==> zinc <==
Design fp_multiplier, start of the top module:
module fp_multiplier(input [31:0] a,input [31:0] b,output [31:0]out,input clk,
	input rst,input in_valid,output out_valid);
	wire S3,overflow;
	wire [47:0] productd,wallace_out,product;
	wire [7:0] exponent1,exponent2;
	wire [15:0] trim;
	wire [22:0] prod;
	wire [31:0] out1,out2,out3,out1d,out2d,out3d,outd;
	wire [31:0] a15,b15,a16,b16,a17,b17,a18,b18;
	sideband side(clk,a,b,a15,b15,a16,b16,a17,b17,a18,b18);
	reg [18:0] valid;
	always @(posedge clk)
	begin
		if(rst)
			valid <= 19'b0;
		else
			valid <= {valid[17:0],in_valid};
	end
	assign out_valid = valid[18];
	xor (S3,a15[31],b15[31]);
	wallace w1({8'b0,1'b1,a[22:0]},{8'b0,1'b1,b[22:0]},clk,{trim,productd});
	DFF DFF1[47:0] (productd[47:0],clk,1'b0,product[47:0]);
	assign overflow=product[47];
	assign wallace_out=product;
	adder_8bit adder1(a15[30:23],b15[30:23],overflow,exponent1);
	adder_8bit subtract_127(exponent1,8'b10000000,1'b1,exponent2);
	shifter_1bit shift [22:0] (prod[22:0],overflow, wallace_out[45:23], wallace_out[46:24]);
	assign out1d={S3,exponent2,prod};
	DFF DFF3 [31:0] (out1d,clk,1'b0,out1);
	check_zero check1(out2d,a16,b16,out1);  
	DFF DFF4 [31:0] (out2d,clk,1'b0,out2);
	check_inf check2(out3d,a17,b17,out2);  
  ...
==> flow/config.mk <==
export PLATFORM = sky130hd
export DESIGN_NAME = fp_multiplier
export DESIGN_NICKNAME = fp_multiplier
export VERILOG_FILES = /design/flow/design.v
export SDC_FILE = /design/flow/constraint.sdc
export NUM_CORES = 4
export LEC_CHECK = 0
export ABC_AREA = 0
export CAP_MARGIN = 20
export CELL_PAD_IN_SITES_DETAIL_PLACEMENT = 2
export CORE_MARGIN = 8
export CORE_UTILIZATION = 56
export GPL_TIMING_DRIVEN = 1
export MAX_ROUTING_LAYER = met5
export PLACE_DENSITY_LB_ADDON = 0.0
export SETUP_SLACK_MARGIN = 0.13
export SLEW_MARGIN = 30
export TNS_END_PERCENT = 15
==> flow/constraint.sdc <==
create_clock -name core_clock -period 1.65 [get_ports {clk}]
set_input_delay 0.3300 -clock core_clock [delete_from_list [all_inputs] [get_ports {clk}]]
set_output_delay 0.3300 -clock core_clock [all_outputs]
set_load 0.01 [all_outputs]
run.sh (not shown) runs the stock make flow with config.mk's settings and CLKGATE_MAP_FILE=.
==> onyx: changes against zinc <==
==> flow/config.mk (replaced) <==
export PLATFORM = sky130hd
export DESIGN_NAME = fp_multiplier
export DESIGN_NICKNAME = fp_multiplier
export VERILOG_FILES = /design/flow/design.v
export SDC_FILE = /design/flow/constraint.sdc
export NUM_CORES = 4
export LEC_CHECK = 0
export CAP_MARGIN = 20
export CORE_MARGIN = 2
export CORE_UTILIZATION = 40
export SLEW_MARGIN = 20
==> flow/constraint.sdc (replaced) <==
create_clock -name core_clock -period 2.41 [get_ports {clk}]
set_input_delay 0.4820 -clock core_clock [delete_from_list [all_inputs] [get_ports {clk}]]
set_output_delay 0.4820 -clock core_clock [all_outputs]
set_load 0.01 [all_outputs]
==> quartz: changes against zinc <==
==> flow/config.mk (replaced) <==
export PLATFORM = sky130hd
export DESIGN_NAME = fp_multiplier
export DESIGN_NICKNAME = fp_multiplier
export VERILOG_FILES = /design/flow/design.v
export SDC_FILE = /design/flow/constraint.sdc
export NUM_CORES = 4
export LEC_CHECK = 0
export ABC_AREA = 0
export CAP_MARGIN = 10
export CELL_PAD_IN_SITES_DETAIL_PLACEMENT = 0
export CORE_MARGIN = 2
export CORE_UTILIZATION = 72
export CTS_CLUSTER_DIAMETER = 330
export GPL_ROUTABILITY_DRIVEN = 1
export MIN_ROUTING_LAYER = met1
export PLACE_DENSITY = 0.61
export SETUP_SLACK_MARGIN = -0.14
export SLEW_MARGIN = 15
==> flow/constraint.sdc (replaced) <==
create_clock -name core_clock -period 1.4 [get_ports {clk}]
set_input_delay 0.2800 -clock core_clock [delete_from_list [all_inputs] [get_ports {clk}]]
set_output_delay 0.2800 -clock core_clock [all_outputs]
set_load 0.01 [all_outputs]
==> pepper: changes against zinc <==
==> flow/config.mk (replaced) <==
export PLATFORM = sky130hd
export DESIGN_NAME = fp_multiplier
export DESIGN_NICKNAME = fp_multiplier
export VERILOG_FILES = /design/flow/design.v
export SDC_FILE = /design/flow/constraint.sdc
export NUM_CORES = 4
export LEC_CHECK = 0
export CAP_MARGIN = 20
export CORE_ASPECT_RATIO = 1.74
export CORE_MARGIN = 2
export CORE_UTILIZATION = 40
export CTS_CLUSTER_DIAMETER = 278
export HOLD_SLACK_MARGIN = 0.11
export MIN_ROUTING_LAYER = met2
export SLEW_MARGIN = 20
==> flow/constraint.sdc (replaced) <==
create_clock -name core_clock -period 1.41 [get_ports {clk}]
set_input_delay 0.2820 -clock core_clock [delete_from_list [all_inputs] [get_ports {clk}]]
set_output_delay 0.2820 -clock core_clock [all_outputs]
set_load 0.01 [all_outputs]
==> results_dict.tcl <==
# implementation run metrics
set metrics [dict create \
    fp_util_pct 40.4 \
    chipArea_sq_mm 0.186 \
    die_h_um 432 \
    fp.dieW_um 432 \
    status "complete, no violations" \
    rows 156 \
]
-- figures above: onyx

==> results_dict.tcl <==
# implementation run metrics
set metrics [dict create \
    status "did not finish" \
    fp_util_pct 56.4 \
    die_h_um 377 \
    lastStage "clock tree synthesis (4_1_cts)" \
    rows 132 \
    error "[ERROR DPL-0033] detailed placement checks failed during check placement." \
]
-- figures above: zinc

==> results_dict.tcl <==
# implementation run metrics
set metrics [dict create \
    so_faults "setup timing" \
    rows 116 \
    final.setup.worst_slack_ps -902 \
    fp.dieW_um 323 \
    status "finished with violations" \
    setup_violations 74 \
]
-- figures above: quartz

==> results_dict.tcl <==
# implementation run metrics
set metrics [dict create \
    fp.dieW_um 328 \
    so_faults "setup timing" \
    max_cap_viol_count 0 \
    fp_util_pct 40.1 \
    chipArea_sq_mm 0.186 \
    final.setup.worst_slack_ps -866 \
    setup_violations 97 \
    rows 207 \
    status "finished with violations" \
    die_h_um 568 \
]
-- figures above: pepper

